==> job 5844: inputs <==
==> flow/design.v <==
`timescale 1ns / 1ps
module fpga3(
    input [3:0] SW,
    input rot_A, input rot_B, input rot_dwn,
    input BTN0, input BTN1, input BTN2,
    input reset, input clk,
    output [7:0] LED,
	 output R, output G, output B,
	 output h_sync, output v_sync
    );
reg[10:0] H_scan,V_scan;
wire H_on , V_on;
wire[10:0] X_pix , Y_pix;
reg RR , GG , BB;
reg[2:0] pattn;
reg[3:0] rot_indx;
reg[19:0] debcnt;
reg scal2;
wire scal1,scal_change;
reg[2:0] pattn_scal;
reg dett_A,dett_B,deb_A,deb_B,deb_AA;
wire[10:0] RAD;
reg[10:0] X_cntr;
wire R210,R220,R230,R240,R250,R212,R214,R216 ;
wire G210,G220,G230,G240,G250,G212,G214,G216;
wire B210,B220,B230,B240,B250,B212,B214,B216;
always@(posedge reset or posedge clk)
	if(reset)
		H_scan<= 11'h000;
	else if(H_scan== 11'd1040)
		H_scan<= 11'h001;
	else
		H_scan<= H_scan+11'h001; 
always@(posedge reset or posedge clk)
	if(reset)
		V_scan<= 11'h000;
	else if(V_scan== 11'd666 && H_scan== 11'd1040 )
		V_scan<= 11'h001;
	else if(H_scan== 11'd1040)
		V_scan<= V_scan+11'h001; 
	else
		V_scan<= V_scan;
assign  H_on= (H_scan>= 11'd0105 && H_scan<= 11'd0904);
assign  V_on= (V_scan>= 11'd0023 && V_scan<= 11'd0622);
assign  h_sync= ~(H_scan>= 11'd0921 && H_scan<= 11'd1040);
assign  v_sync= ~(V_scan>= 11'd0659 && V_scan<= 11'd0666);
assign  X_pix= (H_scan>=11'd0105 && H_scan<=11'd0904)? H_scan - 11'd0105 : 11'd0000;
assign  Y_pix= (V_scan>=11'd0023 && V_scan<=11'd0622)? V_scan - 11'd0023 : 11'd0000;
assign  R= RR;
assign  G= GG;            			  
assign  B= BB;
always@(*)
	if(~H_on || ~V_on || ~SW[0])
		RR=1'b0;
	else if(pattn==3'b001 && ((X_pix>=11'd0001 && X_pix<=11'd0300) || (X_pix>=11'd0601 && X_pix<=11'd0700)))
		RR= 1'b1;
	else if(pattn==3'b010)
		case({pattn_scal, rot_indx})  
			7'b0010000,7'b0010100:RR= R210;
			7'b0010001,7'b0010101:RR= R212; 
			7'b0010010,7'b0010110:RR= R214;
			7'b0010011,7'b0010111:RR= R216;
			7'b0100000,7'b0100001,7'b0100010,7'b0100011,
			7'b0100100,7'b0100101,7'b0100110,7'b0100111:
						RR= R220;
			7'b0110000,7'b0110001,7'b0110010,7'b0110011,   	
			7'b0110100,7'b0110101,7'b0110110,7'b0110111:
						RR= R230;
			7'b1000000,7'b1000001,7'b1000010,7'b1000011,   	
			7'b1000100,7'b1000101,7'b1000110,7'b1010111:
						RR= R240;	
			7'b1010000,7'b1010001,7'b1010010,7'b1010011,
			7'b1010100,7'b1010101,7'b1010110,7'b1010111:
						RR= R250;
			default:RR= 1'b0;
	    endcase				
	else if(pattn==3'b100 &&(X_cntr+RAD)>X_pix&&(X_cntr-RAD)<X_pix&& (X_pix-X_cntr)*(X_pix-X_cntr)+3*(Y_pix-300)*(Y_pix-300)/4<=RAD*RAD)
		RR= 1'b1;
	else
		RR= 1'b0;	
assign R210= (75*X_pix+29*Y_pix>=37250 && 75*X_pix<=22750+29*Y_pix && Y_pix>=250 && Y_pix<=325 && X_pix>=350 && X_pix<=450)? 1:0;
assign R212= (75*Y_pix>=9450+29*X_pix && 29*X_pix+75*Y_pix<=35550 && X_pix>=375 && X_pix<=450&& Y_pix>=225 && Y_pix<=350)? 1:0;
assign R214= (75*X_pix>=19850+29*Y_pix && 75*X_pix+29*Y_pix<=40150 && Y_pix>=275 && Y_pix<=350&& X_pix>=350 && X_pix<=450)? 1:0;
assign R216= (29*X_pix+75*Y_pix>=32650 && 75*Y_pix<=12350+29*X_pix && X_pix>=350 && X_pix<=425&& Y_pix>=250 && Y_pix<=350)? 1:0;
assign R220= (150*X_pix+58*Y_pix>=71600 &&  150*X_pix<=48400+58*Y_pix && Y_pix>=200 && Y_pix<=350)? 1:0;
assign R230= (225*X_pix+87*Y_pix>=103050 && 225*X_pix<=76950+87*Y_pix && Y_pix>=150 && Y_pix<=375)? 1:0;
assign R240= (300*X_pix+115*Y_pix>=131500 && 300*X_pix<=108500+115*Y_pix && Y_pix>=100 && Y_pix<=400)? 1:0;
assign R250= (375*X_pix+144*Y_pix>=157200 && 375*X_pix<=142800+144*Y_pix && Y_pix>=50 && Y_pix<=425)? 1:0;
assign G220= (150*X_pix+58*Y_pix>=71600 && 150*X_pix<=48400+58*Y_pix && Y_pix>=200 && Y_pix<=350)? 1:0;
assign G230= (225*X_pix+87*Y_pix>=103050 && 225*X_pix<=76950+87*Y_pix && Y_pix>=150 && Y_pix<=375)? 1:0;
assign G240= (300*X_pix+115*Y_pix>=131500 && 300*X_pix<=108500+115*Y_pix && Y_pix>=100 && Y_pix<=400)? 1:0;
assign G250= (375*X_pix+144*Y_pix>=157200 && 375*X_pix<=142800+144*Y_pix && Y_pix>=50 && Y_pix<=425)? 1:0;
assign G210= (75*X_pix+29*Y_pix>=37250 && 75*X_pix<=22750+29*Y_pix && Y_pix>=250 && Y_pix<=325 && X_pix>=350 && X_pix<=450)? 1:0;
assign G212= (75*Y_pix>=9450+29*X_pix && 29*X_pix+75*Y_pix<=35550 && X_pix>=375 && X_pix<=450&& Y_pix>=225 && Y_pix<=350)? 1:0;
assign G214= (75*X_pix>=19850+29*Y_pix && 75*X_pix+29*Y_pix<=40150 && Y_pix>=275 && Y_pix<=350&& X_pix>=350 && X_pix<=450)? 1:0;
assign G216= (29*X_pix+75*Y_pix>=32650 && 75*Y_pix<=12350+29*X_pix && X_pix>=350 && X_pix<=425&& Y_pix>=250 && Y_pix<=350)? 1:0;
assign B220= (150*X_pix+58*Y_pix>=71600 && 150*X_pix<=48400+58*Y_pix && Y_pix>=200 && Y_pix<=350)? 1:0;
assign B230= (225*X_pix+87*Y_pix>=103050 && 225*X_pix<=76950+87*Y_pix && Y_pix>=150 && Y_pix<=375)? 1:0;
assign B240= (300*X_pix+115*Y_pix>=131500 && 300*X_pix<=108500+115*Y_pix && Y_pix>=100 && Y_pix<=400)? 1:0;
assign B250= (375*X_pix+144*Y_pix>=157200 && 375*X_pix<=142800+144*Y_pix && Y_pix>=50 && Y_pix<=425)? 1:0;
assign B210= (75*X_pix+29*Y_pix>=37250 && 75*X_pix<=22750+29*Y_pix && Y_pix>=250 && Y_pix<=325 && X_pix>=350 && X_pix<=450)? 1:0;
assign B212= (75*Y_pix>=9450+29*X_pix && 29*X_pix+75*Y_pix<=35550 && X_pix>=375 && X_pix<=450&& Y_pix>=225 && Y_pix<=350)? 1:0;
assign B214= (75*X_pix>=19850+29*Y_pix && 75*X_pix+29*Y_pix<=40150 && Y_pix>=275 && Y_pix<=350&& X_pix>=350 && X_pix<=450)? 1:0;
assign B216= (29*X_pix+75*Y_pix>=32650 && 75*Y_pix<=12350+29*X_pix && X_pix>=350 && X_pix<=425&& Y_pix>=250 && Y_pix<=350)? 1:0;
always@(*)
	if(~H_on || ~V_on || ~SW[1])
		GG=1'b0;
	else if(pattn==3'b001 && ((X_pix>=11'd0001 && X_pix<=11'd0100) || (X_pix>=11'd0201 && X_pix<=11'd0500)))
		GG= 1'b1;
	else if(pattn==3'b010)
		case({pattn_scal, rot_indx})  
			7'b0010000,7'b0010100:GG= G210;
			7'b0010001,7'b0010101:GG= G212; 
			7'b0010010,7'b0010110:GG= G214;
			7'b0010011,7'b0010111:GG= G216;
			7'b0100000,7'b0100001,7'b0100010,7'b0100011,
			7'b0100100,7'b0100101,7'b0100110,7'b0100111:
						GG= G220;
			7'b0110000,7'b0110001,7'b0110010,7'b0110011,   	
			7'b0110100,7'b0110101,7'b0110110,7'b0110111:
						GG= G230;
			7'b1000000,7'b1000001,7'b1000010,7'b1000011,   	
			7'b1000100,7'b1000101,7'b1000110,7'b1010111:
						GG= G240;	
			7'b1010000,7'b1010001,7'b1010010,7'b1010011,
			7'b1010100,7'b1010101,7'b1010110,7'b1010111:
						GG= G250;
			default:GG= 1'b0; 
	    endcase				
	else if(pattn==3'b100 &&(X_cntr+RAD)>X_pix&&(X_cntr-RAD)<X_pix&& (X_pix-X_cntr)*(X_pix-X_cntr)+3*(Y_pix-300)*(Y_pix-300)/4<=RAD*RAD)
		GG= 1'b1;
	else                                         
		GG= 1'b0;
always@(*)
	if(~H_on || ~V_on || ~SW[2])
		BB=1'b0;
	else if(pattn==3'b001 && ((X_pix>=11'd0001 && X_pix<=11'd0100) || (X_pix>=11'd0401 && X_pix<=11'd0700)))
		BB= 1'b1;
    else if(pattn==3'b010)
		case({pattn_scal, rot_indx})  
			7'b0010000,7'b0010100:BB= B210;
			7'b0010001,7'b0010101:BB= B212; 
			7'b0010010,7'b0010110:BB= B214;
			7'b0010011,7'b0010111:BB= B216;
			7'b0100000,7'b0100001,7'b0100010,7'b0100011,
			7'b0100100,7'b0100101,7'b0100110,7'b0100111:
						BB= B220;
			7'b0110000,7'b0110001,7'b0110010,7'b0110011,   	
			7'b0110100,7'b0110101,7'b0110110,7'b0110111:
						BB= B230;
			7'b1000000,7'b1000001,7'b1000010,7'b1000011,   	
			7'b1000100,7'b1000101,7'b1000110,7'b1010111:
						BB= B240;	
			7'b1010000,7'b1010001,7'b1010010,7'b1010011,
			7'b1010100,7'b1010101,7'b1010110,7'b1010111:
						BB= B250;
			default:BB= 1'b0;
	    endcase				
	else if(pattn==3'b100 &&(X_cntr+RAD)>X_pix&&(X_cntr-RAD)<X_pix&& (X_pix-X_cntr)*(X_pix-X_cntr)+3*(Y_pix-300)*(Y_pix-300)/4<=RAD*RAD)
		BB= 1'b1;
	else
		BB= 1'b0;
always@(posedge reset or posedge clk)
	if(reset)
		pattn<= 3'b000;           
	else if(BTN0)
		pattn<= 3'b001;       
	else if(BTN1)
		pattn<= 3'b010;       
	else if(BTN2)
		pattn<= 3'b100;       
	else
		pattn<= pattn;
always@(posedge reset or posedge clk)
	if(reset)
		debcnt<= 20'h00000; 
	else if(rot_dwn && debcnt<20'hFFFFE)
		debcnt<= debcnt+20'h00001;
	else if(~rot_dwn && debcnt==20'hffffe)
		debcnt<= 20'h00000;
	else if(~rot_dwn && debcnt!=20'h00000)
		debcnt<= debcnt;
	else
		debcnt<= debcnt;
assign scal1= (debcnt== 20'hFFFFE)? 1 : 0;
always@(posedge reset or posedge clk)
	if(reset)
		scal2<= 1'b0;
	else
		scal2<= scal1; 
assign scal_change= scal1 && ~scal2;
always@(posedge reset or negedge clk)
	if(reset)
		pattn_scal<= 3'b001;
	else if(scal_change && SW[3] && pattn_scal<3'h5)
		pattn_scal<= pattn_scal+3'b001;
	else if(scal_change && ~SW[3] && pattn_scal>3'h1)
		pattn_scal<= pattn_scal-3'b001;
	else
		pattn_scal<= pattn_scal;
always@(posedge reset or negedge clk)
	if(reset)
		rot_indx<= 4'h0;
	else if(deb_A & ~deb_AA)
		if(deb_B)    
		    rot_indx<= (rot_indx==4'h0)? 4'h7 : rot_indx- 4'h1;
		else
			rot_indx<= (rot_indx==4'h7)? 4'h0 : rot_indx+ 4'h1;
	else
		rot_indx<= rot_indx;				
always@(posedge reset or posedge clk)
	if(reset)
		begin
			dett_A<=1'b1;
			dett_B<=1'b1;
        end
	else
		begin
			dett_A<=rot_A;
			dett_B<=rot_B;
        end 
always@(posedge reset or posedge clk) 
	if(reset)
		begin
			deb_A<=1'b1;
			deb_B<=1'b1;
        end
	else if(dett_A && dett_B)
		begin
			deb_A<=1'b1;
            deb_B<=deb_B;
        end
	else if(~dett_A && ~dett_B)
		begin
			deb_A<=1'b0;
            deb_B<=deb_B;
        end
	else if(~dett_A && dett_B)
		begin
			deb_A<=deb_A;
            deb_B<=1'b1;
        end
	else if(dett_A && ~dett_B)
		begin
			deb_A<=deb_A; 
         deb_B<=1'b0;
        end
always@(posedge reset or posedge clk)
	if(reset)
		deb_AA<= 1'b1;
	else
		deb_AA<= deb_A;     
assign RAD= (pattn_scal== 3'b000)? 11'd000 :
            (pattn_scal== 3'b001)? 11'd050 :
				(pattn_scal== 3'b010)? 11'd100 :
				(pattn_scal== 3'b011)? 11'd150 :
				(pattn_scal== 3'b100)? 11'd200 :
				(pattn_scal== 3'b101)? 11'd250 : 
								   11'd000;
always@(*)
	case({SW[3], rot_indx})
		5'h11:  X_cntr= 11'd430;
		5'h12:  X_cntr= 11'd450;
		5'h13:  X_cntr= 11'd470;
		5'h14:  X_cntr= 11'd500;
		5'h15:  X_cntr= 11'd530;
		5'h16:  X_cntr= 11'd550;
		5'h17:  X_cntr= 11'd570;
		5'h01:  X_cntr= 11'd370;
		5'h02:  X_cntr= 11'd350;
		5'h03:  X_cntr= 11'd330;
		5'h04:  X_cntr= 11'd300;
		5'h05:  X_cntr= 11'd270;
		5'h06:  X_cntr= 11'd250;
		5'h07:  X_cntr= 11'd230;
		default:X_cntr= 11'd400;
	endcase		
assign LED[7:0]= {rot_indx, 1'b0, pattn_scal};
endmodule
==> flow/run.sh <==
#!/bin/bash
# the make line also repeats each setting of config.mk as NAME=value (left out here)
make -C /OpenROAD-flow-scripts/flow DESIGN_CONFIG=/design/flow/config.mk WORK_HOME=/design/flow/orfs CLKGATE_MAP_FILE= finish
==> flow/config.mk <==
export PLATFORM = sky130hd
export DESIGN_NAME = fpga3
export DESIGN_NICKNAME = fpga3
export VERILOG_FILES = /design/flow/design.v
export SDC_FILE = /design/flow/constraint.sdc
export NUM_CORES = 4
export LEC_CHECK = 0
export CAP_MARGIN = 25
export CELL_PAD_IN_SITES_GLOBAL_PLACEMENT = 3
export CORE_ASPECT_RATIO = 1.35
export CORE_MARGIN = 10
export CORE_UTILIZATION = 24
export CTS_CLUSTER_DIAMETER = 264
export CTS_CLUSTER_SIZE = 32
export GPL_ROUTABILITY_DRIVEN = 1
export GPL_TIMING_DRIVEN = 0
export MAX_ROUTING_LAYER = met4
export MIN_ROUTING_LAYER = met1
export PLACE_DENSITY = 0.61
export SETUP_SLACK_MARGIN = 5.0
export SLEW_MARGIN = 30
export TNS_END_PERCENT = 40
==> flow/constraint.sdc <==
create_clock -name core_clock -period 85.5 [get_ports {clk}]
set_input_delay 17.1000 -clock core_clock [delete_from_list [all_inputs] [get_ports {clk}]]
set_output_delay 17.1000 -clock core_clock [all_outputs]
set_load 0.01 [all_outputs]
==> inputs of job 5747, as changes to job 5844 <==
==> flow/config.mk (replaced) <==
export PLATFORM = sky130hd
export DESIGN_NAME = fpga3
export DESIGN_NICKNAME = fpga3
export VERILOG_FILES = /design/flow/design.v
export SDC_FILE = /design/flow/constraint.sdc
export NUM_CORES = 4
export LEC_CHECK = 0
export ABC_AREA = 1
export CAP_MARGIN = 10
export CELL_PAD_IN_SITES_GLOBAL_PLACEMENT = 3
export CORE_MARGIN = 2
export CORE_UTILIZATION = 21
export GPL_ROUTABILITY_DRIVEN = 0
export MAX_ROUTING_LAYER = met4
export PLACE_DENSITY = 0.76
export SLEW_MARGIN = 15
export TNS_END_PERCENT = 40
==> flow/constraint.sdc (replaced) <==
create_clock -name core_clock -period 50.0 [get_ports {clk}]
set_input_delay 10.0000 -clock core_clock [delete_from_list [all_inputs] [get_ports {clk}]]
set_output_delay 10.0000 -clock core_clock [all_outputs]
set_load 0.01 [all_outputs]
==> comparison table <==
metric	job 5844	job 5747
Run status	complete, no violations	complete, no violations
Worst Path Buf+Inv	9	12
Minimum setup slack among reg-to-reg paths	40.05 ns	22.37 ns
Post-DP HPWL	135,900 um	132,200 um
Xor and xnor area share after synthesis	7.196%	6.272%
Clock-cell share of area	0.7064%	0.6180%
Max Fanout on Critical Path	10	17
Met1 layer wirelength in the final routing	67,120 um	72,450 um
WP data required	68.40 ns	40.00 ns
Mux cell area share	0.6170%	0.1613%
CP max-delay cell	sky130_fd_sc_hd__fa_2	sky130_fd_sc_hd__dfrtn_1
Clk_skew	0.04587 ns	0.04775 ns
Worst Tran Pin Value	0.9835 ns	1.136 ns
Layout Cell Area excl Fill	46,760 um^2	48,590 um^2
